<file path="flow/config.mk">
export PLATFORM = sky130hd
export DESIGN_NAME = c6502
export DESIGN_NICKNAME = c6502
export VERILOG_FILES = /design/flow/design.v
export SDC_FILE = /design/flow/constraint.sdc
export NUM_CORES = 4
export LEC_CHECK = 0
export CAP_MARGIN = 20
export CELL_PAD_IN_SITES_GLOBAL_PLACEMENT = 0
export CORE_MARGIN = 2
export CORE_UTILIZATION = 71
export CTS_CLUSTER_SIZE = 47
export GPL_TIMING_DRIVEN = 1
export MAX_ROUTING_LAYER = met4
export PLACE_DENSITY_LB_ADDON = 0.0
export SETUP_SLACK_MARGIN = 1.44
export SLEW_MARGIN = 25
export TNS_END_PERCENT = 75
</file>
<file path="flow/constraint.sdc">
create_clock -name core_clock -period 5.16 [get_ports {clock}]
set_input_delay 1.0320 -clock core_clock [delete_from_list [all_inputs] [get_ports {clock}]]
set_output_delay 1.0320 -clock core_clock [all_outputs]
set_load 0.01 [all_outputs]
</file>
<file path="flow/design.v">
module c6502
(
    input               clock,
    input               ce,
    input               reset_n,
    output      [15:0]  address,
    input       [ 7:0]  in,
    output reg  [ 7:0]  out,
    output reg          we
);
assign address = cp ? ab : pc;
localparam
    LDC = 0,
    ZP  = 1,    ZPX = 2,    ZPY = 3,
    ABS = 4,    ABX = 5,    ABY = 6,    ABZ = 7,
    IX  = 8,    IX2 = 9,    IX3 = 10,
    IY  = 11,   IY2 = 12,   IY3 = 13,
    RUN = 14,   BRA = 15,
    JP1 = 16,   JP2 = 17,
    JND = 18,   TRM = 19,   POP = 20,   JSR = 21,
    RTS = 22;
localparam
    ORA = 0,    AND = 1,    EOR = 2,    ADC = 3,
    STA = 4,    LDA = 5,    CMP = 6,    SBC = 7,
    ASL = 8,    ROL = 9,    LSR = 10,   ROR = 11,
    BIT = 13,   DEC = 14,   INC = 15;
localparam
    DST_A = 0,  DST_X = 1,  DST_Y = 2,  DST_S = 3,
    SRC_D = 0,  SRC_X = 1,  SRC_Y = 2,  SRC_A = 3;
reg [ 7:0]  a, x, y, s, p;
reg         cp;
reg [ 4:0]  t;           
reg [ 2:0]  m;           
reg [15:0]  ab, pc;
reg [ 7:0]  op, w;       
reg [ 3:0]  alu;         
reg [ 1:0]  dst, src;
wire [8:0] zpx = in + x;
wire [8:0] zpy = in + y;
wire [3:0] bra = {p[1], p[0], p[6], p[7]};  
wire [7:0] sn  = s + 1;
always @(posedge clock)
if (reset_n == 1'b0) begin
    p  <= 8'b01100001;
    t  <= 1'b0;
    cp <= 1'b0;
    pc <= 16'h0000;
    a  <= 8'h80;
    x  <= 8'hFE;
    y  <= 8'hDA;
    s  <= 8'h00;
    we <= 1'b0;
end
else if (ce) begin
    we  <= 1'b0;
    case (t)
    LDC: begin
        pc  <= pc + 1;
        m   <= 0;
        op  <= in;
        dst <= DST_A;
        src <= SRC_D;
        casex (in)
        8'b010_011_00: t <= JP1;  
        8'b011_011_00: t <= JND;  
        8'b001_000_00: t <= JSR;  
        8'b011_000_00: t <= RTS;  
        8'bxxx_000_x1: t <= IX;
        8'bxxx_010_x1,
        8'b1xx_000_x0: t <= RUN;  
        8'bxxx_100_x1: t <= IY;
        8'bxxx_110_x1: t <= ABY;
        8'bxxx_001_xx: t <= ZP;
        8'bxxx_011_xx,
        8'b001_000_00: t <= ABS;
        8'b10x_101_1x: t <= ZPY;
        8'bxxx_101_xx: t <= ZPX;
        8'b10x_111_1x: t <= ABY;
        8'bxxx_111_xx: t <= ABX;
        8'bxxx_100_00: t <= BRA;
        default:       t <= RUN;
        endcase
        casex (in)
        8'bxxx_xxx_01: begin alu <= in[7:5]; end
        8'b100_xx1_x0: begin alu <= STA; end
        8'b101_xx1_x0,
        8'b101_000_x0,
        8'b101_010_00,
        8'b10x_010_10,
        8'b100_110_00: begin alu <= LDA; end
        8'b11x_000_00,
        8'b11x_xx1_00: begin alu <= CMP; end
        8'b001_0x1_00: begin alu <= BIT; end
        8'b110_xx1_10,
        8'b100_010_00,
        8'b110_010_10: begin alu <= DEC; end
        8'b111_xx1_10,
        8'b11x_010_00: begin alu <= INC; end
        8'b00x_110_00: begin p[0] <= in[5]; t <= LDC; end  
        8'b01x_110_00: begin p[2] <= in[5]; t <= LDC; end  
        8'b101_110_00: begin p[6] <= 1'b0;  t <= LDC; end  
        8'b11x_110_00: begin p[3] <= in[5]; t <= LDC; end  
        8'b0xx_010_10: begin alu <= {1'b1, in[7:5]}; src <= SRC_A; end
        8'b0xx_xx1_10: begin alu <= {1'b1, in[7:5]}; end
        8'b111_010_10: begin t <= LDC; end
        8'b100_110_10: begin t <= LDC; s <= x; end
        8'b101_110_10: begin x <= s; p[7] <= s[7]; p[1] <= s == 0; t <= LDC; end
        8'b0x0_010_00: begin
            t   <= TRM;
            we  <= 1;
            cp  <= 1;
            out <= in[6] ? a : (p | 8'h30);
            ab  <= {8'h01, s};
            s   <= s - 1;
        end
        8'b0x1_010_00: begin t <= POP; cp <= 1; ab <= {8'h01, sn}; s <= sn; end
        8'b011_000_00: begin cp <= 1; ab <= {8'h01, sn}; end
        endcase
        casex (in)
        8'h86, 8'hA6, 8'hB6, 8'h96, 8'h8E, 8'hAE,
        8'hBE, 8'hA2, 8'hCA, 8'hE8, 8'h9A,
        8'hE0, 8'b111_xx1_00:
            dst <= DST_X;
        8'hA0, 8'h84, 8'hA4, 8'h88, 8'hC8,
        8'h8C, 8'hAC, 8'h94, 8'hB4, 8'hBC,
        8'hC0, 8'b110_xx1_00:
            dst <= DST_Y;
        endcase
        case (in)
        8'hE8, 8'hCA, 8'h8A: src <= SRC_X;  
        8'h88, 8'hC8, 8'h98: src <= SRC_Y;  
        8'hA8, 8'hAA: src <= SRC_A;  
        endcase
    end
    ZP:  begin t <= RUN; ab <= in;       cp <= 1; pc <= pc + 1; end
    ZPX: begin t <= RUN; ab <= zpx[7:0]; cp <= 1; pc <= pc + 1; end
    ZPY: begin t <= RUN; ab <= zpy[7:0]; cp <= 1; pc <= pc + 1; end
    ABS: begin t <= ABZ; pc <= pc + 1; ab <= in; end
    ABX: begin t <= ABZ; pc <= pc + 1; ab <= zpx; end
    ABY: begin t <= ABZ; pc <= pc + 1; ab <= zpy; end
    ABZ: begin t <= RUN; pc <= pc + 1; ab[15:8] <= ab[15:8] + in; cp <= 1; end
    IX:  begin t <= IX2; pc <= pc + 1; cp <= 1; ab <= zpx[7:0]; end
    IY:  begin t <= IY2; pc <= pc + 1; cp <= 1; ab <= in; end
    IX2: begin t <= IX3; w  <= in; ab[7:0] <= ab[7:0] + 1; end
    IY2: begin t <= IY3; w  <= in; ab[7:0] <= ab[7:0] + 1; end
    IX3: begin t <= RUN; ab <= {in, w}; end
    IY3: begin t <= RUN; ab <= {in, w} + y; end
    BRA: begin t <= LDC; pc <= pc + 1 + ((bra[op[7:6]] == op[5]) ? {{8{in[7]}}, in[7:0]} : 0); end
    JP1: begin t <= JP2; pc <= pc + 1; w <= in; end
    JP2: begin t <= LDC; pc <= {in, w}; end
    JND: case (m)
        0: begin m <= 1;   ab[ 7:0] <= in; pc <= pc + 1; end
        1: begin m <= 2;   ab[15:8] <= in; pc <= pc + 1; cp <= 1; end
        2: begin m <= 3;   pc[ 7:0] <= in; ab[7:0] <= ab[7:0] + 1; end
        3: begin t <= LDC; pc[15:8] <= in; cp <= 0; end
    endcase
    POP: begin t <= LDC; cp <= 0; if (op[6]) begin a <= in; p[7] <= in[7]; p[1] <= in == 0; end else p <= in; end
    JSR: case (m)
        0: begin m <= 1; w  <= in; pc <= pc + 1; end
        1: begin m <= 2; we <= 1; out <= pc[15:8]; ab      <= {8'h01, s};  pc[15:8] <= in; cp <= 1;end
        2: begin m <= 3; we <= 1; out <= pc[ 7:0]; ab[7:0] <= ab[7:0] - 1; pc[7:0]  <= w;  end
        3: begin t <= LDC; cp <= 0; s <= s - 2; end
    endcase
    RTS: case (m)
        0: begin m <= 1;   pc[7:0] <= in; ab[7:0] <= ab[7:0] + 1; end
        1: begin t <= LDC; pc <= {in, pc[7:0]} + 1; s <= s + 2; cp <= 0; end
    endcase
    RUN: begin
        cp <= 0;
        t  <= LDC;
        casex (op) 8'bxxx_010_x1, 8'b1xx_000_x0: pc <= pc + 1; endcase
        casex (op)
            8'b100_xxx_01,
            8'b100_xx1_x0: begin t <= TRM; out <= R; we <= 1'b1; cp <= 1'b1; end
            8'bxxx_xxx_01,
            8'b0xx_010_10,
            8'b100_010_10,
            8'b100_110_00: begin a <= R; p <= F; end
            8'b101_xx1_00,
            8'b101_000_00,
            8'b1x0_010_00,
            8'b101_010_00: begin y <= R; p <= F; end
            8'b101_xx1_10,
            8'b101_000_10,
            8'b111_010_00,
            8'b110_010_10,
            8'b101_010_10: begin x <= R; p <= F; end
            8'b0xx_xx1_10,
            8'b11x_xx1_10: begin t <= TRM; out <= R; we <= 1'b1; cp <= 1'b1; p <= F; end
            8'b110_xxx_01,
            8'b11x_000_00,
            8'b11x_xx1_00,
            8'b001_0x1_00: begin p <= F; end
        endcase
    end
    TRM: begin cp <= 0; t <= LDC; end
    endcase
end
wire [7:0] op1 =
    dst == DST_A ? a :
    dst == DST_X ? x :
    dst == DST_Y ? y : s;
wire [7:0] op2 =
    src == SRC_A ? a :
    src == SRC_X ? x :
    src == SRC_Y ? y : in;
wire [8:0] R =
    alu == ORA ? op1 | op2 :
    alu == AND ? op1 & op2 :
    alu == EOR ? op1 ^ op2 :
    alu == ADC ? op1 + op2 + cin :
    alu == STA ? op1 :
    alu == LDA ? op2 :
    alu == CMP ? op1 - op2 :
    alu == SBC ? op1 - op2 - !cin :
    alu == ASL ? {op2[6:0], 1'b0} :
    alu == ROL ? {op2[6:0], cin} :
    alu == LSR ? {1'b0, op2[7:1]} :
    alu == ROR ? {cin, op2[7:1]} :
    alu == BIT ? op1 & op2 :
    alu == DEC ? op2 - 1 :
    alu == INC ? op2 + 1 : 0;
wire sign  =  R[7];         
wire zero  = ~|R[7:0];      
wire oadc  = (op1[7] ^ op2[7] ^ 1'b1) & (op1[7] ^ R[7]);
wire osbc  = (op1[7] ^ op2[7] ^ 1'b0) & (op1[7] ^ R[7]);
wire cin   =  p[0];
wire carry =  R[8];
wire [7:0] F =
    alu == ADC ? {sign, oadc, p[5:2], zero,  carry} :
    alu == CMP ? {sign,       p[6:2], zero, ~carry} :
    alu == SBC ? {sign, osbc, p[5:2], zero, ~carry} :
    alu == ASL || alu == ROL ? {sign, p[6:2], zero, op2[7]} :
    alu == LSR || alu == ROR ? {sign, p[6:2], zero, op2[0]} :
    alu == BIT ? {op2[7:6], p[5:2], zero, p[0]} :
                 {sign,     p[6:2], zero, p[0]};
endmodule
</file>
<file path="flow/run.sh">
#!/bin/bash
# the make line also repeats each setting of config.mk as NAME=value (left out here)
make -C /OpenROAD-flow-scripts/flow DESIGN_CONFIG=/design/flow/config.mk WORK_HOME=/design/flow/orfs CLKGATE_MAP_FILE= finish
</file>
==> results.json, run 1 <==
{
  "track_usage_pct": 52.9,
  "ys_sh_aoi_pct": 28.8,
  "synth_cells": 1816,
  "p_switching_mw": 1.76,
  "drtIter0Drc": 2871,
  "p_seq_mw": 1.24,
  "min_from": "we",
  "drc": 0,
  "fp-row-count": 50,
  "dp_slack_ns": 0.108,
  "grt_pass1_wl_mm": 81.6,
  "powerComb_mw": 1.87,
  "ys_area_um2": 13800,
  "setup.worst_path.class": "input pin to register",
  "top_logic_kind": "AND-OR/OR-AND gates",
  "top_cells_by_area": "dfxtp_1 13%, edfxtp_1 9.6%, ha_1 7.7%",
  "hold-path-cell-count": 1,
  "nFillCells": 1178,
  "power_frac_clock_pct": 27.8,
  "ys_warn_count": 1,
  "hold_violations": 0,
  "hold_path_end": "we",
  "cp_top_family": "AND-OR/OR-AND gates",
  "period_used_pct": 83.5,
  "grt_overflow": 0,
  "period_minus_slack_ns": 4.31,
  "die_area_um2": 20500,
  "p_comb_share_pct": 43.4,
  "hp-class": "register to register",
  "area_growth_syn_to_layout_pct": 15.6,
  "synth_adder_area_share_pct": 9.04,
  "critical_path.startpoint": "in[0]",
  "p_per_area_nw_per_um2": 271,
  "seqCellArea_um2": 3110,
  "synth_cell_type_count": 81,
  "syn_area_um2": 13800,
  "finClkSkew_ns": 0.0132,
  "antenna_found_initial": 4,
  "ant_nets": 0,
  "die_y_um": 143,
  "power_frac_seq_pct": 28.8,
  "pg_clk_mw": 1.20,
  "top_cells_by_count": "194 x nand2_1, 148 x a21oi_1, 133 x nor2_1, 113 x o21ai_0, 108 x clkbuf_1",
  "portBuffers": 35,
  "cts_sinks": 133,
  "io_pins": 36,
  "internal-power_mw": 2.55,
  "sw_frac_of_total_pct": 40.8,
  "fp.dieW_um": 143,
  "synth.avg_cell_area_um2": 7.58,
  "yosysTopAreaCell": "dfxtp_1",
  "edf_count": 44,
  "grt_pass1_vias": 14900,
  "clk_path_buf_depth": 2,
  "crit_cells": 22,
  "fp_nets": 1921,
  "ys_seq_share_pct": 22.5,
  "core-area_um2": 18900,
  "ir_drop_mv": 0.286,
  "critPathArrivalTime_ns": 4.65,
  "cts_htree_levels": 4,
  "clkSlewWorstSetupHoldPaths_ns": 0.07,
  "setup.worst_path.end_class": "register",
  "avgViaCountPerCell": 7.67,
  "clk_latency_ns": 0.45,
  "cts_buffers": 17,
  "most_common_cell": "nand2_1",
  "cp_max_fo": 3,
  "finalSetupViolCount": 0,
  "power_leader": "combinational logic",
  "cts_tree": "built",
  "fp_util_pct": 72.8,
  "wire_per_inst_um": 25.8,
  "rsz0062_at_grt": "yes",
  "hold_buffers": 0,
  "yosysCellCount": 1816,
  "simple_gate_area_share_pct": 21.2,
  "yosys.area.top_type_share_pct": 12.9,
  "critPathCapture": "a[6]",
  "synthArstFlopShare_pct": 0,
  "drt-pass1-iter-count": 12,
  "synth.mux.area_fraction_pct": 5.82,
  "grt_max_degree": 47,
  "num-nets-final": 1946,
  "cts_root_buf": "clkbuf_16",
  "path_buffers": 8,
  "finalSetupTns_ns": 0,
  "fmax_mhz": 232,
  "gp_congestion": 1.09,
  "reg2reg_from": "src[1]",
  "cp.required_ns": 5.51,
  "ys.flop_type": "dfxtp_1",
  "combGateArea_um2": 10400,
  "r2r_setup_slack_ns": 0.85,
  "whs_ns": 0.499,
  "maxCapViolCount": 0,
  "drt-total-wl_mm": 54.6,
  "slowest_delay_ns": 0.36,
  "slew_violations": 0,
  "warning_count": 50,
  "cp-start-kind": "input pin",
  "vias": 16300,
  "final.setup.worst_slack_ns": 0.851,
  "crit_chain": "buf_8 > mux2_4 > o21a_1 > a21boi_2 > buf_4 > buf_6 > buf_6 > fa_2 > inv_2 > fa_2 > a211oi_2 > o21ai_2 > a21oi_2 > buf_4 > a21o_1 > a22o_1 > buf_4 > o21ai_2 > a31oi_4 > nand3_2 > buf_6 > a221oi_2",
  "xor_share_pct": 6.56,
  "dpl.hpwl_mm": 37.9,
  "r2r_end": "a[6]",
  "max_slew.worst_pin.slew_ns": 1.03,
  "numSynthFlops": 133,
  "slowest_stage": "fa_2",
  "status": "no timing/DRC/antenna violations",
  "slew_headroom_pct": 31.0,
  "rr_worst_depth": 21,
  "leakage_nw": 6.13
}
-- through the flow --
stage          power (mW)  cells  utilization [%]  instance area [µm²]
3_3_place_gp         2.69   2044             76.7                14500
2_1_floorplan        2.28   1816                -                13900
5_1_grt              4.43   2118             84.2                15900
6_report             4.31   2119             84.2                15900
4_1_cts              4.03   2097             81.7                15400
3_5_place_dp         2.73   2044             76.7                14500
-- final cells by class --
type / instances / area share [%]
Clock inverter: 15 / 0.857
Clock buffer: 17 / 2.67
Tap cell: 260 / 2.05
Multi-Input combinational cell: 1468 / 65.6
Antenna cell: 5 / 0.0787
Sequential cell: 133 / 19.6
Inverter: 87 / 2.08
Timing Repair Buffer: 134 / 7.13
-- routing by layer --
metal,share of wire [%],routed length [µm],up-vias,GRT usage (%)
met1,34,18600,7315,63.4
li1,-,-,6829,-
met2,41,22600,1614,76.6
met5,0,0,-,-
met3,15,8460,498,15.4
met4,9.0,4900,0,36.5
-- what timing repair did --
item,4_1_cts,5_1_grt
pin swaps,32,49
setup endpoints to repair,42,71
gates resized,55,74
buffers inserted,21,17
==> inputs of run 2 (changes only) <==
Settings changed: CELL_PAD_IN_SITES_GLOBAL_PLACEMENT 0 to not set, CORE_UTILIZATION 71 to 23, CTS_CLUSTER_SIZE 47 to not set, GPL_TIMING_DRIVEN 1 to not set, MAX_ROUTING_LAYER met4 to not set, PLACE_DENSITY_LB_ADDON 0.0 to not set, SETUP_SLACK_MARGIN 1.44 to not set, SLEW_MARGIN 25 to 20, TNS_END_PERCENT 75 to not set.
Clock period 5.16 ns to 14.6 ns, I/O delays scaled along.
==> results.json, run 2 <==
{
  "status": "no timing/DRC/antenna violations",
  "drc": 0,
  "cts_buffers": 17,
  "top_logic_kind": "AND-OR/OR-AND gates",
  "crit_cells": 17,
  "cts_root_buf": "clkbuf_16",
  "wire_per_inst_um": 20.8,
  "final.setup.worst_slack_ns": 6.54,
  "fp_util_pct": 23.3,
  "finalSetupViolCount": 0,
  "finalSetupTns_ns": 0,
  "p_per_area_nw_per_um2": 89.8,
  "hold-path-cell-count": 1,
  "path_buffers": 3,
  "dpl.hpwl_mm": 38.9,
  "diodes": 0,
  "reg2reg_from": "src[1]",
  "cp_max_fo": 27,
  "clk_path_buf_depth": 2,
  "grt_max_degree": 51,
  "r2r_end": "out[7]",
  "power_leader": "combinational logic",
  "setup.worst_path.end_class": "register",
  "dp_slack_ns": 6.14,
  "p_switching_uw": 548,
  "yosysCellCount": 1816,
  "critPathCapture": "out[7]",
  "io_pins": 36,
  "ant_nets": 0,
  "whs_ns": 0.460,
  "track_usage_pct": 16.6,
  "cp.required_ns": 14.77,
  "most_common_cell": "nand2_1",
  "cts_sinks": 133,
  "utilization_pct": 26.0,
  "area_growth_syn_to_layout_pct": 11.5,
  "cts_htree_levels": 4,
  "ys_area_um2": 13800,
  "synth.avg_cell_area_um2": 7.58,
  "max_slew.worst_pin.slew_ns": 1.10,
  "crit_chain": "clkdlybuf4s50_1 > buf_4 > mux2_2 > o21a_1 > a21boi_0 > inv_1 > ha_1 > fa_1 > or3_1 > and3_1 > a2111oi_0 > nor3_1 > or4_1 > nand3_1 > nand4_1 > nand2_1 > o221ai_1",
  "grt_pass1_wl_mm": 81.6,
  "simple_gate_area_share_pct": 21.2,
  "drt-pass1-iter-count": 24,
  "fmax_mhz": 124,
  "clk_latency_ns": 0.44,
  "synth_adder_area_share_pct": 9.04,
  "power_frac_clock_pct": 31.9,
  "die_y_um": 249,
  "drtIter0Drc": 2020,
  "rsz0062_at_grt": "no",
  "grt_overflow": 0,
  "powerComb_uw": 500,
  "period_minus_slack_ns": 8.06,
  "p_comb_share_pct": 36.2,
  "power_frac_seq_pct": 31.9,
  "period_used_pct": 55.2,
  "combGateArea_um2": 9840,
  "grt_pass1_vias": 13800,
  "num-nets-final": 1874,
  "internal-power_uw": 831,
  "stdcell_area_um2": 15400,
  "p_seq_uw": 440,
  "hp-class": "register to register",
  "die_area_um2": 61800,
  "hold_path_end": "we",
  "ctsResizeCount": 0,
  "synth.mux.area_fraction_pct": 5.82,
  "post_cts_buffers": 0,
  "cp_top_family": "simple AND/OR/NAND/NOR gates",
  "ys.flop_type": "dfxtp_1",
  "critical_path.startpoint": "in[0]",
  "gp_congestion": 0.910,
  "slowest_stage": "a21boi_0",
  "fp_nets": 1921,
  "ir_drop_mv": 0.0682,
  "ys_seq_share_pct": 22.5,
  "critPathArrivalTime_ns": 8.23,
  "top_cells_by_area": "dfxtp_1 13%, edfxtp_1 9.6%, ha_1 7.7%",
  "maxCapViolCount": 0,
  "pg_clk_uw": 440,
  "setup.worst_path.class": "input pin to register",
  "dpl.cell_count": 2523,
  "numSynthFlops": 133,
  "r2r_setup_slack_ns": 8.80,
  "syn_area_um2": 13800,
  "seqCellArea_um2": 3100,
  "vias": 14500,
  "min_from": "we",
  "core-area_um2": 59100,
  "hold_buffers": 0,
  "synth_cells": 1816,
  "leakage_nw": 5.66,
  "top_cells_by_count": "194 x nand2_1, 148 x a21oi_1, 133 x nor2_1, 113 x o21ai_0, 108 x clkbuf_1",
  "sw_frac_of_total_pct": 39.8,
  "portBuffers": 35,
  "yosysTopAreaCell": "dfxtp_1",
  "synth_cell_type_count": 81,
  "finClkSkew_ns": 0.0120,
  "warning_count": 47,
  "synthArstFlopShare_pct": 0,
  "fp-row-count": 89,
  "slowest_delay_ns": 0.61,
  "avgViaCountPerCell": 5.66,
  "fp.dieW_um": 249,
  "edf_count": 44,
  "antenna_found_initial": 0,
  "rr_worst_depth": 15,
  "clkSlewWorstSetupHoldPaths_ns": 0.07,
  "cts_tree": "built",
  "cp-start-kind": "input pin",
  "postPlaceCellArea_um2": 14800,
  "yosys.area.top_type_share_pct": 12.9,
  "drt-total-wl_mm": 53.2,
  "final-instance-count-excl-fill": 2555,
  "nFillCells": 6413,
  "ys_sh_aoi_pct": 28.8,
  "power_mw": 1.38,
  "ys_warn_count": 1,
  "slew_violations": 0,
  "slew_headroom_pct": 26.2,
  "xor_share_pct": 6.56,
  "hold_violations": 0
}
## run 2: area by class of cell
class,count,area share (%)
Inverter,87,2.13
Clock buffer,18,2.93
Clock inverter,14,0.856
Multi-Input combinational cell,1468,64.1
Tap cell,773,6.30
Sequential cell,133,20.2
Timing Repair Buffer,62,3.47
## run 2: routing by layer
layer | vias to the layer above | share of wire, % | global-route usage, %
li1 | 6678 | - | -
met2 | 747 | 43 | 25.5
met4 | 0 | 2.6 | 5.70
met1 | 6947 | 45 | 23.4
met5 | - | 0 | 0
met3 | 81 | 9.5 | 2.98
==> inputs of run 3 (changes only) <==
Settings changed: CAP_MARGIN 20 to 15, CELL_PAD_IN_SITES_DETAIL_PLACEMENT set to 1, CELL_PAD_IN_SITES_GLOBAL_PLACEMENT set to 1, CORE_MARGIN 2 to 9, CORE_UTILIZATION 23 to 40, GPL_ROUTABILITY_DRIVEN set to 0, MIN_ROUTING_LAYER set to met2, PLACE_DENSITY_LB_ADDON set to 0.06, SETUP_SLACK_MARGIN set to 1.74.
Clock period 14.6 ns to 10.0 ns, I/O delays scaled along.
==> results.json, run 3 <==
{
  "fp_nets": 1921,
  "powerComb_uw": 799,
  "rr_worst_depth": 16,
  "top_cells_by_count": "194 x nand2_1, 148 x a21oi_1, 133 x nor2_1, 113 x o21ai_0, 108 x clkbuf_1",
  "critPathCapture": "out[7]",
  "slowest_delay_ns": 0.57,
  "cts_sinks": 133,
  "xor_share_pct": 6.56,
  "rsz0062_at_grt": "no",
  "pg_clk_uw": 665,
  "drtIter0Drc": 4987,
  "critical_path.startpoint": "in[0]",
  "leakage_nw": 5.67,
  "synth_cells": 1816,
  "ant_nets": 0,
  "track_usage_pct": 45.9,
  "final.setup.worst_slack_ns": 2.98,
  "fmax_mhz": 142,
  "slew_headroom_pct": 17.9,
  "maxCapViolCount": 0,
  "postPlaceCellArea_um2": 14400,
  "grt_pass1_vias": 22300,
  "power_frac_clock_pct": 31.4,
  "max_slew.worst_pin.slew_ns": 1.22,
  "p_comb_share_pct": 37.8,
  "reg2reg_from": "src[1]",
  "yosysCellCount": 1816,
  "dpl.cell_count": 2202,
  "yosys.area.top_type_share_pct": 12.9,
  "numSynthFlops": 133,
  "clk_path_buf_depth": 2,
  "combGateArea_um2": 9840,
  "grt_pass1_wl_mm": 95.5,
  "die_y_um": 203,
  "stdcell_area_um2": 15000,
  "ys_warn_count": 1,
  "fp.dieW_um": 203,
  "synth.avg_cell_area_um2": 7.58,
  "synth_cell_type_count": 81,
  "clk_latency_ns": 0.46,
  "status": "no timing/DRC/antenna violations",
  "p_switching_uw": 881,
  "power_leader": "combinational logic",
  "ir_drop_mv": 0.140,
  "most_common_cell": "nand2_1",
  "period_used_pct": 70.2,
  "warning_count": 47,
  "ctsResizeCount": 0,
  "period_minus_slack_ns": 7.02,
  "synthArstFlopShare_pct": 0,
  "ys_sh_aoi_pct": 28.8,
  "hold_violations": 0,
  "final-instance-count-excl-fill": 2237,
  "top_cells_by_area": "dfxtp_1 13%, edfxtp_1 9.6%, ha_1 7.7%",
  "min_from": "a[5]",
  "r2r_end": "out[7]",
  "drt-total-wl_mm": 63.7,
  "r2r_setup_slack_ns": 4.40,
  "cp_max_fo": 6,
  "hold_buffers": 0,
  "post_cts_buffers": 0,
  "synth_adder_area_share_pct": 9.04,
  "power_mw": 2.11,
  "area_growth_syn_to_layout_pct": 8.84,
  "p_per_area_nw_per_um2": 141,
  "syn_area_um2": 13800,
  "nFillCells": 4204,
  "ys.flop_type": "dfxtp_1",
  "grt_overflow": 0,
  "die_area_um2": 41400,
  "ys_seq_share_pct": 22.5,
  "hp-class": "register to register",
  "power_frac_seq_pct": 30.8,
  "cp_top_family": "simple AND/OR/NAND/NOR gates",
  "cts_buffers": 17,
  "ys_area_um2": 13800,
  "antenna_found_initial": 1,
  "slew_violations": 0,
  "edf_count": 44,
  "critPathArrivalTime_ns": 7.17,
  "portBuffers": 35,
  "cts_htree_levels": 4,
  "yosysTopAreaCell": "dfxtp_1",
  "cts_root_buf": "clkbuf_16",
  "sw_frac_of_total_pct": 41.7,
  "cts_tree": "built",
  "drt-pass1-iter-count": 19,
  "p_seq_uw": 651,
  "drc": 0,
  "finalSetupTns_ns": 0,
  "cp-start-kind": "input pin",
  "wire_per_inst_um": 28.5,
  "setup.worst_path.class": "input pin to register",
  "simple_gate_area_share_pct": 21.2,
  "clkSlewWorstSetupHoldPaths_ns": 0.07,
  "dpl.hpwl_mm": 44.4,
  "setup.worst_path.end_class": "register",
  "synth.mux.area_fraction_pct": 5.82,
  "path_buffers": 2,
  "dp_slack_ns": 2.76,
  "io_pins": 36,
  "cp.required_ns": 10.15,
  "vias": 20300,
  "internal-power_mw": 1.23,
  "hold-path-cell-count": 2,
  "crit_chain": "clkdlybuf4s50_1 > mux2_2 > o21a_1 > a21boi_0 > inv_1 > ha_1 > fa_1 > or3_1 > and3_1 > a2111oi_0 > nor3_1 > or4_1 > nand3_1 > nand4_1 > nand2_1 > o221ai_1",
  "finClkSkew_ns": 0.0200,
  "finalSetupViolCount": 0,
  "num-nets-final": 1878,
  "slowest_stage": "a2111oi_0",
  "core-area_um2": 33700,
  "seqCellArea_um2": 3100,
  "top_logic_kind": "AND-OR/OR-AND gates",
  "grt_max_degree": 51,
  "crit_cells": 16,
  "fp_util_pct": 40.8,
  "avgViaCountPerCell": 9.07,
  "hold_path_end": "a[5]",
  "fp-row-count": 67
}
==> run 3: through the flow <==
stage | util, % | hold slack, ns
2_1_floorplan | - | 0.448
3_3_place_gp | 42.7 | 0.475
3_5_place_dp | 42.7 | 0.488
4_1_cts | 44.4 | 0.496
5_1_grt | 44.4 | 0.535
6_report | 44.4 | 0.509
==> run 3: area by class of cell <==
cell class                 count  share of cell area (%)
tap                          448                    3.74
sequential                   133                    20.7
clock inverter                 9                   0.418
timing repair buffer          66                    3.76
inverter                      87                    2.18
clock buffer                  23                    3.41
multi-input combinational   1468                    65.7
antenna                        3                  0.0501
==> run 3: per-layer routing <==
metal	routed length (µm)	track usage [%]	share of wire, %	up-vias
li1	-	-	-	6614
met1	0	-	0	6635
met2	27600	50.8	43	6030
met3	26100	59.1	41	972
met4	9310	17.7	15	32
met5	717	22.4	1.1	-
==> inputs of run 4 (changes only) <==
Settings changed: ABC_AREA set to 1, CAP_MARGIN 15 to 20, CELL_PAD_IN_SITES_DETAIL_PLACEMENT 1 to not set, CELL_PAD_IN_SITES_GLOBAL_PLACEMENT 1 to not set, CORE_MARGIN 9 to 2, CORE_UTILIZATION 40 to 72, GPL_ROUTABILITY_DRIVEN 0 to not set, MIN_ROUTING_LAYER met2 to not set, PLACE_DENSITY_LB_ADDON 0.06 to not set, SETUP_SLACK_MARGIN 1.74 to not set.
Clock period 10.0 ns to 8.08 ns, I/O delays scaled along.
==> results.json, run 4 <==
{
  "fmax_mhz": 177,
  "sw_frac_of_total_pct": 42.3,
  "clk_latency_ns": 0.45,
  "cp-start-kind": "input pin",
  "period_minus_slack_ns": 5.65,
  "hold_path_end": "we",
  "grt_pass1_wl_mm": 84.1,
  "finClkSkew_ns": 0.0156,
  "setup.worst_path.class": "input pin to register",
  "die_area_um2": 20200,
  "yosysTopAreaCell": "dfxtp_1",
  "ys.flop_type": "dfxtp_1",
  "status": "no timing/DRC/antenna violations",
  "synthArstFlopShare_pct": 0,
  "fp_nets": 2263,
  "synth_cells": 2158,
  "slowest_delay_ns": 0.46,
  "area_growth_syn_to_layout_pct": 8.40,
  "hp-class": "register to register",
  "drt-pass1-iter-count": 12,
  "post_cts_buffers": 0,
  "ys_sh_aoi_pct": 25.2,
  "hold_buffers": 0,
  "grt_pass1_vias": 15600,
  "powerComb_mw": 1.05,
  "internal-power_mw": 1.54,
  "io_pins": 36,
  "ys_seq_share_pct": 22.6,
  "ys_warn_count": 1,
  "fp.dieW_um": 142,
  "min_from": "we",
  "grt_overflow": 0,
  "postPlaceCellArea_um2": 14200,
  "diodes": 0,
  "path_buffers": 5,
  "p_per_area_nw_per_um2": 179,
  "power_leader": "combinational logic",
  "fp-row-count": 50,
  "r2r_setup_slack_ns": 3.14,
  "period_used_pct": 69.9,
  "warning_count": 49,
  "die_y_um": 142,
  "top_cells_by_count": "405 x nand2_1, 313 x inv_1, 242 x nor2_1, 204 x o21ai_0, 172 x a21oi_1",
  "synth.avg_cell_area_um2": 6.36,
  "p_comb_share_pct": 39.2,
  "drt-total-wl_mm": 54.6,
  "drc": 0,
  "critPathCapture": "p[6]",
  "slew_headroom_pct": 21.1,
  "finalSetupTns_ns": 0,
  "rr_worst_depth": 19,
  "xor_share_pct": 2.67,
  "gp_congestion": 1.19,
  "setup.worst_path.end_class": "register",
  "vias": 16800,
  "yosysCellCount": 2158,
  "max_slew.worst_pin.slew_ns": 1.18,
  "p_switching_mw": 1.13,
  "pg_clk_uw": 824,
  "maxCapViolCount": 0,
  "cts_root_buf": "clkbuf_16",
  "reg2reg_from": "op[6]",
  "stdcell_area_um2": 14900,
  "dp_slack_ns": 2.20,
  "antenna_found_initial": 0,
  "cts_buffers": 17,
  "clkSlewWorstSetupHoldPaths_ns": 0.06,
  "cp.required_ns": 8.40,
  "cts_tree": "built",
  "cts_sinks": 133,
  "ctsResizeCount": 0,
  "r2r_end": "pc[14]",
  "cp_max_fo": 21,
  "grt_max_degree": 33,
  "avgViaCountPerCell": 6.96,
  "critical_path.startpoint": "in[0]",
  "dpl.hpwl_mm": 40.3,
  "clk_path_buf_depth": 2,
  "portBuffers": 35,
  "power_frac_clock_pct": 30.9,
  "cts_htree_levels": 4,
  "leakage_nw": 6.73,
  "p_seq_uw": 797,
  "synth_adder_area_share_pct": 9.06,
  "core-area_um2": 18700,
  "finalSetupViolCount": 0,
  "ir_drop_mv": 0.185,
  "critPathArrivalTime_ns": 5.97,
  "final.setup.worst_slack_ns": 2.43,
  "ant_nets": 0,
  "yosys.area.top_type_share_pct": 13.0,
  "crit_cells": 35,
  "most_common_cell": "nand2_1",
  "slew_violations": 0,
  "syn_area_um2": 13700,
  "drtIter0Drc": 3253,
  "synth_cell_type_count": 72,
  "synth.mux.area_fraction_pct": 0.0821,
  "edf_count": 44,
  "rsz0062_at_grt": "no",
  "top_logic_kind": "simple AND/OR/NAND/NOR gates",
  "hold_violations": 0,
  "track_usage_pct": 53.9,
  "slowest_stage": "fa_1",
  "numSynthFlops": 133,
  "wire_per_inst_um": 22.6,
  "fp_util_pct": 73.4,
  "cp_top_family": "simple AND/OR/NAND/NOR gates",
  "top_cells_by_area": "dfxtp_1 13%, nand2_1 11%, edfxtp_1 9.6%",
  "ys_area_um2": 13700,
  "hold-path-cell-count": 2,
  "simple_gate_area_share_pct": 28.7,
  "power_frac_seq_pct": 29.9,
  "num-nets-final": 2274,
  "cpMostUsedCell": "nand2_1"
}
## run 4: per-stage QoR
| step | hold slack, ns | power [mW] | instances | utilization [%] |
|---|---|---|---|---|
| floorplan | 0.455 | 1.50 | 2158 | - |
| global placement | 0.473 | 1.77 | 2384 | 76.2 |
| detailed placement | 0.488 | 1.79 | 2384 | 76.2 |
| CTS | 0.496 | 2.59 | 2416 | 79.4 |
| global route | 0.513 | 2.78 | 2416 | 79.5 |
| finish | 0.496 | 2.67 | 2416 | 79.5 |
## run 4: cell type report
cell class                      count  area, µm²
Fill cell                        1397       3830
Tap cell                          234        293
Clock buffer                       21        503
Inverter                          349       1310
Clock inverter                     11        106
Multi-Input combinational cell   1612       9050
Sequential cell                   133       3100
Timing Repair Buffer               56        508
## run 4: metal layers
metal / vias to the layer above / track usage, % / part of all wire, %
met5: - / 4.76 / 0.24
met4: 4 / 42.9 / 11
met3: 553 / 19.1 / 16
met2: 1622 / 80.2 / 40
met1: 7285 / 62.3 / 32
li1: 7352 / - / -
==> inputs of run 5 (changes only) <==
Settings changed: CTS_CLUSTER_SIZE set to 75, PLACE_DENSITY_LB_ADDON set to 0.02, SETUP_SLACK_MARGIN set to 0.59, TNS_END_PERCENT set to 5.
Clock period 8.08 ns to 4.02 ns, I/O delays scaled along.
==> results.json, run 5 <==
{
  "xor_share_pct": 2.67,
  "syn_area_um2": 13700,
  "ys_sh_aoi_pct": 25.2,
  "yosysCellCount": 2158,
  "cts_buffers": 17,
  "synth.mux.area_fraction_pct": 0.0821,
  "lastStage": "global routing (5_1_grt)",
  "top_cells_by_area": "dfxtp_1 13%, nand2_1 11%, edfxtp_1 9.6%",
  "yosysTopAreaCell": "dfxtp_1",
  "ys_warn_count": 1,
  "die_area_um2": 20200,
  "dp_slack_ns": -0.180,
  "cts_root_buf": "clkbuf_16",
  "most_common_cell": "nand2_1",
  "gp_congestion": 1.15,
  "track_usage_pct": 67.8,
  "synth_cells": 2158,
  "fp.dieW_um": 142,
  "synth_adder_area_share_pct": 9.06,
  "ys_area_um2": 13700,
  "yosys.area.top_type_share_pct": 13.0,
  "simple_gate_area_share_pct": 28.7,
  "top_cells_by_count": "405 x nand2_1, 313 x inv_1, 242 x nor2_1, 204 x o21ai_0, 172 x a21oi_1",
  "die_y_um": 142,
  "top_logic_kind": "simple AND/OR/NAND/NOR gates",
  "fp_nets": 2263,
  "edf_count": 44,
  "ys.flop_type": "dfxtp_1",
  "portBuffers": 35,
  "synth_cell_type_count": 72,
  "numSynthFlops": 133,
  "cts_sinks": 133,
  "core-area_um2": 18700,
  "stop_error": "[ERROR GRT-0232] Routing congestion too high. Check the congestion heatmap in the GUI.",
  "status": "aborted with a tool error",
  "synth.avg_cell_area_um2": 6.36,
  "synthArstFlopShare_pct": 0,
  "clk_path_buf_depth": 2,
  "cts_htree_levels": 4,
  "grt_overflow": 8,
  "io_pins": 36,
  "fp-row-count": 50,
  "fp_util_pct": 73.4,
  "ys_seq_share_pct": 22.6,
  "dpl.hpwl_mm": 41.9
}
run 5: layer usage:
layer | global-route usage (%) | overflow
met1 | 70.3 | 0
met2 | 89.0 | 3
met3 | 44.1 | 0
met4 | 66.5 | 5
met5 | 10.5 | 0
run 5: repair_timing:
action,4_1_cts
endpoints found under the setup margin,45
gates resized,45
hold buffers,0
setup buffers,11
pin swaps,19
run 5: stage by stage:
stage          instances  util, %  hold WS, ns  instance area, µm²  TNS [ns]
4_1_cts             2536     85.0        0.472               15900         0
3_5_place_dp        2493     80.8        0.463               15100     -1.69
3_3_place_gp        2493     80.8        0.457               15100    -0.227
2_1_floorplan       2158        -        0.455               13800         0
==> inputs of run 6 (changes only) <==
Settings changed: ABC_AREA 1 to not set, CELL_PAD_IN_SITES_GLOBAL_PLACEMENT set to 0, CORE_MARGIN 2 to 4, CORE_UTILIZATION 72 to 61, CTS_CLUSTER_SIZE 75 to 47, GPL_TIMING_DRIVEN set to 1, MAX_ROUTING_LAYER set to met4, SETUP_SLACK_MARGIN 0.59 to not set, SLEW_MARGIN 20 to 25, TNS_END_PERCENT 5 to 75.
Clock period 4.02 ns to 5.65 ns, I/O delays scaled along.
==> results.json, run 6 <==
{
  "top_cells_by_count": "194 x nand2_1, 148 x a21oi_1, 133 x nor2_1, 113 x o21ai_0, 108 x clkbuf_1",
  "busiest_layer": "met1",
  "power_leader": "combinational logic",
  "finClkSkew_ns": 0.0137,
  "cts_sinks": 133,
  "numSynthFlops": 133,
  "yosysTopAreaCell": "dfxtp_1",
  "drt-pass1-iter-count": 7,
  "maxCapViolCount": 0,
  "most_common_cell": "nand2_1",
  "gp_congestion": 1.06,
  "setup.worst_path.class": "input pin to register",
  "portBuffers": 35,
  "drt-total-wl_mm": 52.9,
  "reg2reg_from": "dst[2]",
  "yosysCellCount": 1816,
  "edf_count": 44,
  "crit_cells": 18,
  "ys_area_um2": 13800,
  "final.setup.worst_slack_ns": 0.254,
  "dp_slack_ns": -0.102,
  "ys_sh_aoi_pct": 28.8,
  "finalSetupViolCount": 0,
  "hold_violations": 0,
  "max_slew.worst_pin.slew_ns": 1.07,
  "p_switching_mw": 1.41,
  "hold_buffers": 0,
  "p_comb_share_pct": 38.7,
  "stdcell_area_um2": 15000,
  "pg_clk_mw": 1.06,
  "warning_count": 47,
  "hold-path-cell-count": 1,
  "grt_overflow": 0,
  "slowest_delay_ns": 0.55,
  "synth.avg_cell_area_um2": 7.58,
  "track_usage_pct": 43.1,
  "simple_gate_area_share_pct": 21.2,
  "internal-power_mw": 2.17,
  "rsz0062_at_grt": "no",
  "die_area_um2": 25000,
  "core-area_um2": 22000,
  "period_used_pct": 95.5,
  "ant_nets": 0,
  "drtIter0Drc": 2374,
  "grt_pass1_vias": 14000,
  "ys_warn_count": 1,
  "crit_chain": "clkdlybuf4s50_1 > mux2_2 > o21a_1 > a21boi_0 > buf_4 > inv_1 > ha_1 > fa_1 > or3_1 > and3_1 > a2111oi_0 > buf_4 > nor3_1 > or4_1 > nand3_1 > nand4_1 > nand2_1 > o221ai_1",
  "cp_max_fo": 5,
  "status": "no timing/DRC/antenna violations",
  "fp.dieW_um": 158,
  "rr_worst_depth": 14,
  "path_buffers": 4,
  "area_growth_syn_to_layout_pct": 9.08,
  "p_per_area_nw_per_um2": 239,
  "period_minus_slack_ns": 5.40,
  "syn_area_um2": 13800,
  "wire_per_inst_um": 25.1,
  "cp.required_ns": 5.80,
  "die_y_um": 158,
  "ys_seq_share_pct": 22.5,
  "setup.worst_path.end_class": "register",
  "synth.mux.area_fraction_pct": 5.82,
  "synth_cell_type_count": 81,
  "min_from": "we",
  "xor_share_pct": 6.56,
  "critPathArrivalTime_ns": 5.55,
  "slew_violations": 0,
  "finalSetupTns_ns": 0,
  "ctsResizeCount": 0,
  "power_mw": 3.59,
  "sw_frac_of_total_pct": 39.4,
  "vias": 15100,
  "utilization_pct": 68.2,
  "leakage_nw": 5.84,
  "cp_top_family": "simple AND/OR/NAND/NOR gates",
  "fp_nets": 1921,
  "cts_tree": "built",
  "fp_util_pct": 62.5,
  "ys.flop_type": "dfxtp_1",
  "postPlaceCellArea_um2": 14500,
  "clkSlewWorstSetupHoldPaths_ns": 0.06,
  "dpl.hpwl_mm": 39.5,
  "power_frac_seq_pct": 31.8,
  "hp-class": "register to register",
  "ir_drop_mv": 0.172,
  "avgViaCountPerCell": 7.17,
  "r2r_end": "out[6]",
  "num-nets-final": 1915,
  "cts_root_buf": "clkbuf_16",
  "clk_path_buf_depth": 2,
  "power_frac_clock_pct": 29.5,
  "grt_pass1_wl_mm": 81.1,
  "r2r_setup_slack_ns": 1.07,
  "antenna_found_initial": 1,
  "use_met1_pct": 60.2,
  "io_pins": 36,
  "fmax_mhz": 185,
  "fp-row-count": 54,
  "slowest_stage": "clkdlybuf4s50_1",
  "top_logic_kind": "AND-OR/OR-AND gates",
  "cts_htree_levels": 4,
  "clk_latency_ns": 0.43,
  "critPathCapture": "out[7]",
  "yosys.area.top_type_share_pct": 12.9,
  "powerComb_mw": 1.39,
  "hold_path_end": "we",
  "cts_buffers": 17,
  "synthArstFlopShare_pct": 0,
  "critical_path.startpoint": "in[0]",
  "p_seq_mw": 1.14,
  "post_cts_buffers": 0,
  "gr-usage-met2_pct": 58.2,
  "synth_adder_area_share_pct": 9.04,
  "cpMostUsedCell": "buf_4",
  "grtUsageMet3_pct": 15.2,
  "top_cells_by_area": "dfxtp_1 13%, edfxtp_1 9.6%, ha_1 7.7%",
  "slew_headroom_pct": 27.9,
  "grt_max_degree": 47,
  "drc": 0,
  "cp-start-kind": "input pin",
  "synth_cells": 1816
}
-- run 6: layout make-up --
class,instances,area [µm²]
antenna,1,2.50
clock buffer,19,443
clock inverter,13,101
fill,1940,7010
inverter,87,327
multi-input combinational,1468,9840
sequential,133,3100
tap,280,350
timing repair buffer,103,841
-- run 6: per-layer routing --
metal  share of wire, %  wire, µm  vias up
li1                   -         -     6744
met1                 40     21000     7089
met2                 41     21500     1103
met3                 16      8580      154
met4                3.5      1830        0
met5                  0         0        -
-- run 6: through the flow --
| step | hold WS (ns) | cells |
|---|---|---|
| after global routing | 0.506 | 2104 |
| after CTS | 0.466 | 2103 |
| after floorplan | 0.448 | 1816 |
| after detailed placement | 0.446 | 2071 |
| after global placement | 0.441 | 2071 |
| final | 0.465 | 2104 |
==> inputs of run 7 (changes only) <==
Settings changed: ABC_AREA set to 1, CELL_PAD_IN_SITES_GLOBAL_PLACEMENT 0 to not set, CORE_MARGIN 4 to 2, CORE_UTILIZATION 61 to 72, CTS_CLUSTER_SIZE 47 to 10, GPL_TIMING_DRIVEN 1 to not set, MAX_ROUTING_LAYER met4 to not set, PLACE_DENSITY_LB_ADDON 0.02 to not set, SETUP_SLACK_MARGIN set to 0.24, SLEW_MARGIN 25 to 20, TNS_END_PERCENT 75 to not set.
Clock period 5.65 ns to 5.22 ns, I/O delays scaled along.
==> results.json, run 7 <==
{
  "status": "no timing/DRC/antenna violations",
  "cts_htree_levels": 4,
  "power_leader": "combinational logic",
  "antenna_found_initial": 0,
  "leakage_nw": 6.81,
  "rr_worst_depth": 33,
  "synth_adder_area_share_pct": 9.06,
  "most_common_cell": "nand2_1",
  "post_cts_buffers": 0,
  "dpl.hpwl_mm": 41.2,
  "ys.flop_type": "dfxtp_1",
  "power_frac_seq_pct": 29.9,
  "fp-row-count": 50,
  "cp-start-kind": "input pin",
  "cts_tree": "built",
  "setup.worst_path.class": "input pin to register",
  "wire_per_inst_um": 23.0,
  "numSynthFlops": 133,
  "hold_violations": 0,
  "drt-total-wl_mm": 56.1,
  "max_slew.worst_pin.slew_ns": 1.03,
  "p_comb_share_pct": 40.3,
  "cp_max_fo": 6,
  "period_used_pct": 86.9,
  "path_buffers": 2,
  "core-area_um2": 18700,
  "slowest_stage": "clkdlybuf4s50_1",
  "synth.mux.area_fraction_pct": 0.0821,
  "r2r_setup_slack_ns": 0.69,
  "critPathCapture": "out[6]",
  "top_cells_by_area": "dfxtp_1 13%, nand2_1 11%, edfxtp_1 9.6%",
  "cts_root_buf": "clkbuf_16",
  "clk_latency_ns": 0.44,
  "hold_buffers": 0,
  "cts_sinks": 133,
  "hp-class": "register to register",
  "slew_violations": 0,
  "synth_cell_type_count": 72,
  "finalSetupTns_ns": 0,
  "fp.dieW_um": 142,
  "p_per_area_nw_per_um2": 276,
  "synth_cells": 2158,
  "ys_sh_aoi_pct": 25.2,
  "critPathArrivalTime_ns": 4.68,
  "seqCellArea_um2": 3100,
  "synth.avg_cell_area_um2": 6.36,
  "period_minus_slack_ns": 4.54,
  "drtIter0Drc": 3643,
  "clkSlewWorstSetupHoldPaths_ns": 0.06,
  "slew_headroom_pct": 31.3,
  "grt_max_degree": 35,
  "drc": 0,
  "hold_path_end": "we",
  "sw_frac_of_total_pct": 42.3,
  "synthArstFlopShare_pct": 0,
  "hold-path-cell-count": 2,
  "fp_util_pct": 73.4,
  "p_seq_mw": 1.24,
  "top_cells_by_count": "405 x nand2_1, 313 x inv_1, 242 x nor2_1, 204 x o21ai_0, 172 x a21oi_1",
  "setup.worst_path.end_class": "register",
  "finalSetupViolCount": 0,
  "cp_top_family": "simple AND/OR/NAND/NOR gates",
  "cpMostUsedCell": "nand2_1",
  "slowest_delay_ns": 0.60,
  "drt-pass1-iter-count": 22,
  "top_logic_kind": "simple AND/OR/NAND/NOR gates",
  "area_growth_syn_to_layout_pct": 9.32,
  "io_pins": 36,
  "cts_buffers": 17,
  "crit_cells": 22,
  "vias": 16900,
  "pg_clk_mw": 1.24,
  "p_switching_mw": 1.75,
  "power_frac_clock_pct": 29.9,
  "finClkSkew_ns": 0.0156,
  "gp_congestion": 1.12,
  "powerComb_mw": 1.66,
  "cp.required_ns": 5.36,
  "min_from": "we",
  "crit_chain": "clkdlybuf4s50_1 > nand2_1 > nand3_4 > a21boi_4 > ha_1 > inv_2 > nand3b_1 > nand3_2 > xor2_2 > nand3_1 > nor2_1 > nand2_1 > nand2_1 > nand2_1 > nand2_1 > nand4_1 > nor2_1 > nand4_1 > nand2_1 > nand2_1 > o21ai_1 > nand3_1",
  "ir_drop_mv": 0.263,
  "r2r_end": "p[6]",
  "combGateArea_um2": 9040,
  "reg2reg_from": "dst[1]",
  "ys_area_um2": 13700,
  "grt_pass1_vias": 16000,
  "syn_area_um2": 13700,
  "maxCapViolCount": 0,
  "grt_pass1_wl_mm": 86.3,
  "ys_warn_count": 1,
  "nFillCells": 1398,
  "die_y_um": 142,
  "num-nets-final": 2295,
  "utilization_pct": 80.2,
  "simple_gate_area_share_pct": 28.7,
  "ys_seq_share_pct": 22.6,
  "edf_count": 44,
  "grt_overflow": 0,
  "rsz0062_at_grt": "no",
  "yosysTopAreaCell": "dfxtp_1",
  "warning_count": 49,
  "internal-power_mw": 2.39,
  "yosysCellCount": 2158,
  "clk_path_buf_depth": 2,
  "fp_nets": 2263,
  "portBuffers": 35,
  "avgViaCountPerCell": 6.94,
  "fmax_mhz": 220,
  "die_area_um2": 20200,
  "ant_nets": 0,
  "yosys.area.top_type_share_pct": 13.0,
  "critical_path.startpoint": "in[2]",
  "track_usage_pct": 55.6,
  "xor_share_pct": 2.67
}
==> run 7: repair_timing <==
item,4_1_cts,5_1_grt
resized,0,1
endpoints found under the hold margin,0,0
setup endpoints to repair,0,1
==> run 7: through the flow <==
step           instance area (µm²)  power (mW)  hold WS (ns)  cells  setup slack, ns
2_1_floorplan                13700        2.33         0.455   2158             1.16
3_3_place_gp                 14400        2.77         0.473   2405            0.551
3_5_place_dp                 14400        2.81         0.484   2405            0.440
4_1_cts                      15000        4.01         0.499   2437            0.834
5_1_grt                      15000        4.29         0.527   2437            0.310
6_report                     15000        4.14         0.504   2438            0.683
==> run 7: layout make-up <==
| class | instances | area share (%) |
|---|---|---|
| Antenna cell | 1 | 0.0167 |
| Clock buffer | 21 | 3.08 |
| Clock inverter | 11 | 0.834 |
| Inverter | 349 | 8.73 |
| Multi-Input combinational cell | 1612 | 60.3 |
| Sequential cell | 133 | 20.7 |
| Tap cell | 234 | 1.95 |
| Timing Repair Buffer | 77 | 4.44 |
==> run 7: metal layers <==
layer	track usage [%]	part of all wire, %	wire, µm	up-vias
met5	1.75	0	0	-
met4	46.4	11	6290	0
met3	27.1	18	9940	610
met2	80.6	40	22200	1662
met1	61.0	31	17700	7271
li1	-	-	-	7382
==> inputs of run 8 (changes only) <==
Settings changed: CELL_PAD_IN_SITES_GLOBAL_PLACEMENT set to 0, CTS_CLUSTER_DIAMETER set to 103, CTS_CLUSTER_SIZE 10 to 47, GPL_TIMING_DRIVEN set to 1, MAX_ROUTING_LAYER set to met4, PLACE_DENSITY set to 0.84, SETUP_SLACK_MARGIN 0.24 to not set, SLEW_MARGIN 20 to 25, TNS_END_PERCENT set to 100.
Clock period 5.22 ns to 13.2 ns, I/O delays scaled along.
==> results.json, run 8 <==
{
  "power_leader": "combinational logic",
  "hold-path-cell-count": 2,
  "clk_path_buf_depth": 2,
  "numSynthFlops": 133,
  "fp-row-count": 50,
  "area_growth_syn_to_layout_pct": 8.18,
  "synth_cell_type_count": 72,
  "track_usage_pct": 55.6,
  "wire_per_inst_um": 22.8,
  "drt-pass1-iter-count": 15,
  "synthArstFlopShare_pct": 0,
  "ys_warn_count": 1,
  "stdcell_area_um2": 14800,
  "syn_area_um2": 13700,
  "cts_root_buf": "clkbuf_16",
  "core-area_um2": 18700,
  "critPathCapture": "p[6]",
  "portBuffers": 35,
  "top_logic_kind": "simple AND/OR/NAND/NOR gates",
  "slowest_stage": "fa_1",
  "fp.dieW_um": 142,
  "gp_congestion": 1.21,
  "whs_ns": 0.488,
  "hold_path_end": "we",
  "yosysTopAreaCell": "dfxtp_1",
  "edf_count": 44,
  "ys_area_um2": 13700,
  "num-nets-final": 2276,
  "synth_adder_area_share_pct": 9.06,
  "nFillCells": 1417,
  "post_cts_buffers": 0,
  "max_slew.worst_pin.slew_ns": 1.29,
  "warning_count": 49,
  "cpMostUsedCell": "nand2_1",
  "fmax_mhz": 152,
  "leakage_nw": 6.71,
  "finalSetupTns_ns": 0,
  "fp_util_pct": 73.4,
  "synth.avg_cell_area_um2": 6.36,
  "finalSetupViolCount": 0,
  "finClkSkew_ns": 0.0154,
  "sw_frac_of_total_pct": 43.6,
  "io_pins": 36,
  "setup.worst_path.class": "input pin to register",
  "vias": 17100,
  "ir_drop_mv": 0.103,
  "grt_pass1_vias": 15800,
  "cp_max_fo": 21,
  "critPathArrivalTime_ns": 6.92,
  "postPlaceCellArea_um2": 14300,
  "internal-power_uw": 914,
  "die_area_um2": 20200,
  "cts_htree_levels": 4,
  "p_per_area_nw_per_um2": 109,
  "slew_headroom_pct": 13.2,
  "synth.mux.area_fraction_pct": 0.0821,
  "top_cells_by_count": "405 x nand2_1, 313 x inv_1, 242 x nor2_1, 204 x o21ai_0, 172 x a21oi_1",
  "yosysCellCount": 2158,
  "dpl.cell_count": 2386,
  "yosys.area.top_type_share_pct": 13.0,
  "clk_latency_ns": 0.45,
  "simple_gate_area_share_pct": 28.7,
  "r2r_end": "pc[15]",
  "avgViaCountPerCell": 7.08,
  "fp_nets": 2263,
  "cp-start-kind": "input pin",
  "ant_nets": 0,
  "most_common_cell": "nand2_1",
  "rsz0062_at_grt": "no",
  "hold_buffers": 0,
  "power_frac_seq_pct": 30.0,
  "r2r_setup_slack_ns": 8.26,
  "reg2reg_from": "op[6]",
  "clkSlewWorstSetupHoldPaths_ns": 0.07,
  "synth_cells": 2158,
  "rr_worst_depth": 22,
  "cts_tree": "built",
  "cts_buffers": 17,
  "seqCellArea_um2": 3100,
  "critical_path.startpoint": "in[0]",
  "hp-class": "register to register",
  "hold_violations": 0,
  "maxCapViolCount": 0,
  "grt_pass1_wl_mm": 83.8,
  "drtIter0Drc": 3338,
  "grt_overflow": 0,
  "path_buffers": 5,
  "slew_violations": 0,
  "setup.worst_path.end_class": "register",
  "ys_seq_share_pct": 22.6,
  "combGateArea_um2": 9040,
  "p_comb_share_pct": 40.2,
  "cp_top_family": "simple AND/OR/NAND/NOR gates",
  "cts_sinks": 133,
  "drt-total-wl_mm": 55.2,
  "drc": 0,
  "powerComb_uw": 652,
  "pg_clk_uw": 483,
  "final-instance-count-excl-fill": 2420,
  "antenna_found_initial": 1,
  "ys.flop_type": "dfxtp_1",
  "ctsResizeCount": 0,
  "xor_share_pct": 2.67,
  "crit_cells": 35,
  "top_cells_by_area": "dfxtp_1 13%, nand2_1 11%, edfxtp_1 9.6%",
  "status": "no timing/DRC/antenna violations",
  "p_seq_uw": 486,
  "die_y_um": 142,
  "p_switching_uw": 708,
  "grt_max_degree": 34,
  "slowest_delay_ns": 0.46,
  "ys_sh_aoi_pct": 25.2,
  "min_from": "we",
  "dpl.hpwl_mm": 40.1,
  "power_frac_clock_pct": 29.8,
  "period_minus_slack_ns": 6.59,
  "period_used_pct": 49.9,
  "cp.required_ns": 13.54
}
[run 8: final cells by class]
class	instances	area share, %
multi-input combinational	1612	60.9
clock buffer	17	2.87
inverter	349	8.82
sequential	133	20.9
clock inverter	15	0.978
antenna	2	0.0337
tap	234	1.97
timing repair buffer	58	3.52
[run 8: through the flow]
stage               worst slack [ns]  power [mW]  util (%)
floorplan                       7.54       0.921         -
global placement                6.41        1.09      76.3
detailed placement              6.33        1.10      76.3
CTS                             6.74        1.57      79.3
global route                    6.15        1.68      79.4
finish                          6.61        1.62      79.4
[run 8: layer usage]
metal  share of wire [%]  global-route usage, %  up-vias  routed length, µm
met4                  10                   41.5        0               5620
met5                   0                      -        -                  0
li1                    -                      -     7347                  -
met3                  17                   20.4      594               9360
met1                  32                   62.6     7437              17800
met2                  41                   80.4     1764              22300
==> inputs of run 9 (changes only) <==
Settings changed: CAP_MARGIN 20 to 0, CELL_PAD_IN_SITES_GLOBAL_PLACEMENT 0 to 3, CORE_ASPECT_RATIO set to 1.85, CORE_MARGIN 2 to 7, CORE_UTILIZATION 72 to 21, CTS_CLUSTER_DIAMETER 103 to 117, CTS_CLUSTER_SIZE 47 to 42, GPL_ROUTABILITY_DRIVEN set to 1, HOLD_SLACK_MARGIN set to 0.13, PLACE_DENSITY 0.84 to not set, PLACE_DENSITY_LB_ADDON set to 0.19, SETUP_SLACK_MARGIN set to 1.9, SLEW_MARGIN 25 to 35, TNS_END_PERCENT 100 to 75.
Clock period 13.2 ns to 8.02 ns, I/O delays scaled along.
==> results.json, run 9 <==
{
  "ys_area_um2": 13700,
  "fp_nets": 2263,
  "whs_ns": 0.480,
  "p_switching_mw": 1.27,
  "portBuffers": 35,
  "synthArstFlopShare_pct": 0,
  "hp-class": "register to register",
  "nFillCells": 7349,
  "p_comb_share_pct": 41.7,
  "cts_sinks": 133,
  "grt_pass1_vias": 15700,
  "p_per_area_nw_per_um2": 176,
  "min_from": "pc[5]",
  "slew_violations": 0,
  "yosysTopAreaCell": "dfxtp_1",
  "critical_path.startpoint": "in[3]",
  "diodes": 0,
  "grt_pass1_wl_mm": 115,
  "vias": 15300,
  "ys_seq_share_pct": 22.6,
  "syn_area_um2": 13700,
  "max_slew.worst_pin.slew_ns": 0.899,
  "stdcell_area_um2": 15800,
  "cp-start-kind": "input pin",
  "grt_overflow": 0,
  "post_cts_buffers": 0,
  "fp_util_pct": 21.2,
  "die_area_um2": 73000,
  "cts_root_buf": "clkbuf_16",
  "wire_per_inst_um": 26.9,
  "power_leader": "combinational logic",
  "top_logic_kind": "simple AND/OR/NAND/NOR gates",
  "finalSetupViolCount": 0,
  "postPlaceCellArea_um2": 15200,
  "synth.mux.area_fraction_pct": 0.0821,
  "sw_frac_of_total_pct": 45.5,
  "synth_cells": 2158,
  "crit_cells": 25,
  "period_used_pct": 68.6,
  "grt_max_degree": 35,
  "rr_worst_depth": 25,
  "power_frac_clock_pct": 29.4,
  "finClkSkew_ns": 0.0197,
  "xor_share_pct": 2.67,
  "drt-total-wl_mm": 81.9,
  "path_buffers": 3,
  "powerComb_mw": 1.16,
  "yosysCellCount": 2158,
  "area_growth_syn_to_layout_pct": 15.0,
  "track_usage_pct": 22.3,
  "p_seq_uw": 803,
  "maxCapViolCount": 0,
  "cp_max_fo": 9,
  "slew_headroom_pct": 39.4,
  "cpMostUsedCell": "nand2_1",
  "ys.flop_type": "dfxtp_1",
  "ctsResizeCount": 0,
  "die_y_um": 362,
  "io_pins": 36,
  "top_layer_used": "met4",
  "clkSlewWorstSetupHoldPaths_ns": 0.07,
  "synth_cell_type_count": 72,
  "top_cells_by_count": "405 x nand2_1, 313 x inv_1, 242 x nor2_1, 204 x o21ai_0, 172 x a21oi_1",
  "yosys.area.top_type_share_pct": 13.0,
  "routed-wl-met3_mm": 1.71,
  "ir_drop_mv": 0.117,
  "combGateArea_um2": 9060,
  "cts_tree": "built",
  "slowest_stage": "clkdlybuf4s50_1",
  "drc": 0,
  "cp.required_ns": 8.43,
  "hold-path-cell-count": 2,
  "drt-pass1-iter-count": 5,
  "setup.worst_path.class": "input pin to register",
  "reg2reg_from": "dst[1]",
  "leakage_nw": 6.81,
  "fp.dieW_um": 202,
  "gp_congestion": 0.906,
  "dpl.hpwl_mm": 67.4,
  "synth_adder_area_share_pct": 9.06,
  "ys_warn_count": 1,
  "antenna_found_initial": 0,
  "core-area_um2": 64700,
  "avgViaCountPerCell": 5.05,
  "fp-row-count": 127,
  "cts_htree_levels": 4,
  "hold_violations": 0,
  "slowest_delay_ns": 0.96,
  "most_common_cell": "nand2_1",
  "rsz0062_at_grt": "no",
  "warning_count": 47,
  "r2r_setup_slack_ns": 3.27,
  "simple_gate_area_share_pct": 28.7,
  "cts_buffers": 17,
  "internal-power_mw": 1.52,
  "ys_sh_aoi_pct": 25.2,
  "pg_clk_uw": 819,
  "seqCellArea_um2": 3100,
  "edf_count": 44,
  "hold_buffers": 0,
  "period_minus_slack_ns": 5.50,
  "num-nets-final": 2296,
  "critPathCapture": "p[1]",
  "power_frac_seq_pct": 28.9,
  "clk_latency_ns": 0.46,
  "numSynthFlops": 133,
  "synth.avg_cell_area_um2": 6.36,
  "critPathArrivalTime_ns": 5.91,
  "wirelength_met1_mm": 27.1,
  "status": "no timing/DRC/antenna violations",
  "cp_top_family": "simple AND/OR/NAND/NOR gates",
  "clk_path_buf_depth": 2,
  "fmax_mhz": 182,
  "hold_path_end": "pc[5]",
  "finalSetupTns_ns": 0,
  "drtIter0Drc": 906,
  "dr_wl_met2_mm": 46.6,
  "top_cells_by_area": "dfxtp_1 13%, nand2_1 11%, edfxtp_1 9.6%",
  "setup.worst_path.end_class": "register",
  "r2r_end": "p[1]",
  "ant_nets": 0
}
## run 9: cell type report
class,instances,share of cell area (%)
Multi-Input combinational cell,1612,57.4
Sequential cell,133,19.7
Inverter,349,8.30
Tap cell,838,6.65
Timing Repair Buffer,78,4.27
Clock buffer,19,3.01
Clock inverter,13,0.690
## run 9: metrics by stage
stage                     instances  worst slack (ns)  util [%]  power (mW)
after floorplan                2158              3.40         -        1.52
after global placement         3010              1.96      23.5        1.99
after detailed placement       3010              1.98      23.5        1.98
after CTS                      3042              2.46      24.4        2.81
after global routing           3042              2.12      24.4        2.94
final                          3042              2.52      24.4        2.78
## run 9: layer usage
| metal | track usage [%] | vias to the layer above |
|---|---|---|
| li1 | - | 7376 |
| met1 | 19.6 | 7335 |
| met2 | 44.4 | 437 |
| met3 | 1.61 | 201 |
| met4 | 15.1 | 0 |
| met5 | - | - |
Power and IR drop assume default switching activity.
